==> exp/juniper <==
## SOBEL
module  SOBEL(clk,reset,busy,ready,iaddr,idata,cdata_rd,cdata_wr,caddr_rd,caddr_wr,cwr,crd,csel	);
	input clk,reset;
	input ready;
	input [7:0] idata;
	input [7:0] cdata_rd;
	output reg busy;
	output reg [16:0] iaddr;
	output reg [7:0] cdata_wr;
	output [15:0] caddr_rd;
	output reg [15:0] caddr_wr;
	output reg cwr;
	output crd;
	output reg [1:0] csel;
	assign caddr_rd = 16'd0;
	assign crd = 1'b0;
	localparam IDLE = 2'd0, READ = 2'd1, WRITE = 2'd2, DONE = 2'd3;
	reg [1:0] state;
	reg [3:0] count;
	reg [16:0] count_iaddr;    
	reg [16:0] w_count;        
	reg [71:0] pixel_value;    
	reg [7:0] sobel_x;
	wire [71:0] win = {idata, pixel_value[63:0]};
	wire [7:0] p0 = win[7:0],   p1 = win[15:8],  p2 = win[23:16];
	wire [7:0] p3 = win[31:24], p5 = win[47:40];
	wire [7:0] p6 = win[55:48], p7 = win[63:56], p8 = win[71:64];
	wire signed [11:0] gx = $signed({4'b0, p0}) + $signed({3'b0, p3, 1'b0}) + $signed({4'b0, p6})
	                      - $signed({3'b0, p5, 1'b0}) - $signed({4'b0, p2}) - $signed({4'b0, p8});
	wire signed [11:0] gy_r = $signed({4'b0, pixel_value[7:0]}) + $signed({3'b0, pixel_value[15:8], 1'b0}) + $signed({4'b0, pixel_value[23:16]})
	                        - $signed({3'b0, pixel_value[63:56], 1'b0}) - $signed({4'b0, pixel_value[55:48]}) - $signed({4'b0, pixel_value[71:64]});
	function [7:0] clamp(input signed [11:0] v);
		if (v > 255) clamp = 8'd255;
		else if (v < 0) clamp = 8'd0;
		else clamp = v[7:0];
	endfunction
	wire [8:0] temp_combine = sobel_x + cdata_wr + 9'd1;
	always @(posedge clk)
	begin
		if (reset) begin
			state <= IDLE;
			busy <= 1'b0;
			cwr <= 1'b0;
			csel <= 2'b00;
			count <= 4'd0;
			iaddr <= 17'd0;
			count_iaddr <= 17'd0;
			w_count <= 17'd0;
			caddr_wr <= 16'd0;
			cdata_wr <= 8'd0;
		end
		else begin
			case (state)
			IDLE: begin
				if (ready) begin
					busy <= 1'b1;
					state <= READ;
					count <= 4'd0;
					count_iaddr <= 17'd0;
					iaddr <= 17'd0;
					w_count <= 17'd0;
				end
			end
			READ: begin
				pixel_value[count*8 +: 8] <= idata;
				if (count == 4'd8) begin
					cwr <= 1'b1;
					csel <= 2'b01;
					cdata_wr <= clamp(gx);
					sobel_x <= clamp(gx);
					caddr_wr <= w_count[15:0];
					state <= WRITE;
				end
				else begin
					if (count == 4'd2 || count == 4'd5)
						iaddr <= iaddr + 17'd256;
					else
						iaddr <= iaddr + 17'd1;
  ...
make LEC_CHECK=0 ABC_AREA=1 CAP_MARGIN=20 CORE_ASPECT_RATIO=1.46 CORE_MARGIN=2 CORE_UTILIZATION=62 CTS_CLUSTER_DIAMETER=75 SLEW_MARGIN=20 finish   # period 4.47 ns
run.sh (not shown) runs the stock make flow with config.mk's settings and CLKGATE_MAP_FILE=.
==> exp/quartz (differences from exp/juniper) <==
==> flow/config.mk (replaced) <==
export PLATFORM = sky130hd
export DESIGN_NAME = SOBEL
export DESIGN_NICKNAME = SOBEL
export VERILOG_FILES = /design/flow/design.v
export SDC_FILE = /design/flow/constraint.sdc
export NUM_CORES = 4
export LEC_CHECK = 0
export CAP_MARGIN = 20
export CORE_MARGIN = 2
export CORE_UTILIZATION = 22
export SLEW_MARGIN = 20
==> flow/constraint.sdc (replaced) <==
create_clock -name core_clock -period 9.3 [get_ports {clk}]
set_input_delay 1.8600 -clock core_clock [delete_from_list [all_inputs] [get_ports {clk}]]
set_output_delay 1.8600 -clock core_clock [all_outputs]
set_load 0.01 [all_outputs]
==> flow_summary.yaml <==
# physical design summary
run_status:
  status: "finished with violations"
  check-failures: "negative setup slack"
sta:
  final.setup.tns_ps: -108980
  finalSetupViolations: 40
  timing.final.ws_setup_ps: -3850
final_layout:
  buf_share_pct: 15.0
critical_path:
  reg2reg_to: "iaddr[16]"
  crit_path_max_incr_delay_ps: 350
  crit_cells: 70
  worst_path_dominant_cell_family: "simple AND/OR/NAND/NOR gates"
synthesis:
  synth-xor-area-share_pct: 2.70
  yosys-stat-area_sq_um: 12900
routing:
  via_per_inst: 5.83
That was exp/juniper.
==> flow_summary.yaml <==
# physical design summary
sta:
  finalSetupViolations: 0
routing:
  via_per_inst: 4.76
synthesis:
  yosys-stat-area_sq_um: 12300
  synth-xor-area-share_pct: 4.27
final_layout:
  buf_share_pct: 8.89
critical_path:
  reg2reg_to: "iaddr[10]"
  crit_cells: 37
  crit_path_max_incr_delay_ps: 560
run_status:
  status: "no timing/DRC/antenna violations"
That was exp/quartz.

==> inputs of xenon <==
==> flow/design.v <==
`timescale 1ns/10ps
module  SOBEL(clk,reset,busy,ready,iaddr,idata,cdata_rd,cdata_wr,caddr_rd,caddr_wr,cwr,crd,csel	);
	input clk,reset;
	input ready;
	input [7:0] idata;
	input [7:0] cdata_rd;
	output reg busy;
	output reg [16:0] iaddr;
	output reg [7:0] cdata_wr;
	output [15:0] caddr_rd;
	output reg [15:0] caddr_wr;
	output reg cwr;
	output crd;
	output reg [1:0] csel;
	assign caddr_rd = 16'd0;
	assign crd = 1'b0;
	localparam IDLE = 2'd0, READ = 2'd1, WRITE = 2'd2, DONE = 2'd3;
	reg [1:0] state;
	reg [3:0] count;
	reg [16:0] count_iaddr;    
	reg [16:0] w_count;        
	reg [71:0] pixel_value;    
	reg [7:0] sobel_x;
	wire [71:0] win = {idata, pixel_value[63:0]};
	wire [7:0] p0 = win[7:0],   p1 = win[15:8],  p2 = win[23:16];
	wire [7:0] p3 = win[31:24], p5 = win[47:40];
	wire [7:0] p6 = win[55:48], p7 = win[63:56], p8 = win[71:64];
	wire signed [11:0] gx = $signed({4'b0, p0}) + $signed({3'b0, p3, 1'b0}) + $signed({4'b0, p6})
	                      - $signed({3'b0, p5, 1'b0}) - $signed({4'b0, p2}) - $signed({4'b0, p8});
	wire signed [11:0] gy_r = $signed({4'b0, pixel_value[7:0]}) + $signed({3'b0, pixel_value[15:8], 1'b0}) + $signed({4'b0, pixel_value[23:16]})
	                        - $signed({3'b0, pixel_value[63:56], 1'b0}) - $signed({4'b0, pixel_value[55:48]}) - $signed({4'b0, pixel_value[71:64]});
	function [7:0] clamp(input signed [11:0] v);
		if (v > 255) clamp = 8'd255;
		else if (v < 0) clamp = 8'd0;
		else clamp = v[7:0];
	endfunction
	wire [8:0] temp_combine = sobel_x + cdata_wr + 9'd1;
	always @(posedge clk)
	begin
		if (reset) begin
			state <= IDLE;
			busy <= 1'b0;
			cwr <= 1'b0;
			csel <= 2'b00;
			count <= 4'd0;
			iaddr <= 17'd0;
			count_iaddr <= 17'd0;
			w_count <= 17'd0;
			caddr_wr <= 16'd0;
			cdata_wr <= 8'd0;
		end
		else begin
			case (state)
			IDLE: begin
				if (ready) begin
					busy <= 1'b1;
					state <= READ;
					count <= 4'd0;
					count_iaddr <= 17'd0;
					iaddr <= 17'd0;
					w_count <= 17'd0;
				end
			end
			READ: begin
				pixel_value[count*8 +: 8] <= idata;
				if (count == 4'd8) begin
					cwr <= 1'b1;
					csel <= 2'b01;
					cdata_wr <= clamp(gx);
					sobel_x <= clamp(gx);
					caddr_wr <= w_count[15:0];
					state <= WRITE;
				end
				else begin
					if (count == 4'd2 || count == 4'd5)
						iaddr <= iaddr + 17'd256;
					else
						iaddr <= iaddr + 17'd1;
					count <= count + 4'd1;
				end
			end
			WRITE: begin
				if (csel == 2'b01) begin
					csel <= 2'b10;
					cdata_wr <= clamp(gy_r);
				end
				else if (csel == 2'b10) begin
					csel <= 2'b11;
					cdata_wr <= temp_combine[8:1];
				end
				else begin
					cwr <= 1'b0;
					csel <= 2'b00;
					count <= 4'd0;
					w_count <= w_count + 17'd1;
					if (w_count == 17'd65535) begin
						busy <= 1'b0;
						state <= DONE;
					end
					else begin
						state <= READ;
						if (count_iaddr % 258 == 255) begin
							count_iaddr <= count_iaddr + 17'd3;
							iaddr <= count_iaddr + 17'd3;
						end
						else begin
							count_iaddr <= count_iaddr + 17'd1;
							iaddr <= count_iaddr + 17'd1;
						end
					end
				end
			end
			default: ;
			endcase
		end
	end
endmodule
==> flow/run.sh <==
#!/bin/bash
# the make line also repeats each setting of config.mk as NAME=value (left out here)
make -C /OpenROAD-flow-scripts/flow DESIGN_CONFIG=/design/flow/config.mk WORK_HOME=/design/flow/orfs CLKGATE_MAP_FILE= finish
==> flow/config.mk <==
export PLATFORM = sky130hd
export DESIGN_NAME = SOBEL
export DESIGN_NICKNAME = SOBEL
export VERILOG_FILES = /design/flow/design.v
export SDC_FILE = /design/flow/constraint.sdc
export NUM_CORES = 4
export LEC_CHECK = 0
export ABC_AREA = 0
export CAP_MARGIN = 0
export CELL_PAD_IN_SITES_DETAIL_PLACEMENT = 1
export CELL_PAD_IN_SITES_GLOBAL_PLACEMENT = 2
export CORE_ASPECT_RATIO = 0.68
export CORE_MARGIN = 6
export CORE_UTILIZATION = 18
export CTS_CLUSTER_DIAMETER = 195
export CTS_CLUSTER_SIZE = 26
export GPL_ROUTABILITY_DRIVEN = 1
export MAX_ROUTING_LAYER = met4
export MIN_ROUTING_LAYER = met2
export PLACE_DENSITY = 0.9
export SETUP_SLACK_MARGIN = 2.33
export SLEW_MARGIN = 20
==> flow/constraint.sdc <==
create_clock -name core_clock -period 13.4 [get_ports {clk}]
set_input_delay 2.6800 -clock core_clock [delete_from_list [all_inputs] [get_ports {clk}]]
set_output_delay 2.6800 -clock core_clock [all_outputs]
set_load 0.01 [all_outputs]
==> onyx: changes against xenon <==
Settings changed: CELL_PAD_IN_SITES_DETAIL_PLACEMENT 1 to not set, CELL_PAD_IN_SITES_GLOBAL_PLACEMENT 2 to not set, CORE_MARGIN 6 to 2, CORE_UTILIZATION 18 to 47, CTS_CLUSTER_DIAMETER 195 to not set, CTS_CLUSTER_SIZE 26 to 46, MAX_ROUTING_LAYER met4 to not set, MIN_ROUTING_LAYER met2 to not set, PLACE_DENSITY 0.9 to not set, SETUP_SLACK_MARGIN 2.33 to 0.47.
==> flow/constraint.sdc (replaced) <==
create_clock -name core_clock -period 11.1 [get_ports {clk}]
set_input_delay 2.2200 -clock core_clock [delete_from_list [all_inputs] [get_ports {clk}]]
set_output_delay 2.2200 -clock core_clock [all_outputs]
set_load 0.01 [all_outputs]
==> job_summary.md <==
### Metrics collected by this job

| Metric | Value |
|---|---|
| Setup ws final | `2.671 ns` |
| Required time of the worst setup path | `13.78 ns` |
| Min Tclk post-route | `10.73 ns` |
| Global routing usage summed across all routing layers | `0.1716` |
| Capture endpoint of the worst hold path | `caddr_wr[9]$_SDFFE_PP0P_` |
| Remaining max-slew budget at the tightest pin | `0.2915` |
| Master of the slowest instance on the critical path | `or4b_4` |
| Run status | `finished clean` |
| DR pass1 iterations | `8` |
| Effective utilization at floorplan | `0.1835` |
| Area growth from synthesis to final layout | `17.86%` |
| Final-layout non-clock buffer area share | `0.04429` |
| ANT cells | `2` |
That was xenon.
==> job_summary.md <==
### Metrics collected by this job

| Metric | Value |
|---|---|
| Run status | `finished clean` |
| Setup ws final | `1.056 ns` |
| Capture endpoint of the worst hold path | `caddr_wr[2]$_SDFFE_PP0P_` |
| ANT cells | `0` |
| Min Tclk post-route | `10.04 ns` |
| Remaining max-slew budget at the tightest pin | `0.3401` |
| Area growth from synthesis to final layout | `12.76%` |
| DR pass1 iterations | `5` |
| Commonest register cell after synthesis | `dfxtp_1` |
| Global routing usage summed across all routing layers | `0.2440` |
| Final-layout non-clock buffer area share | `0.04846` |
| Required time of the worst setup path | `~11 ns` |
That was onyx.
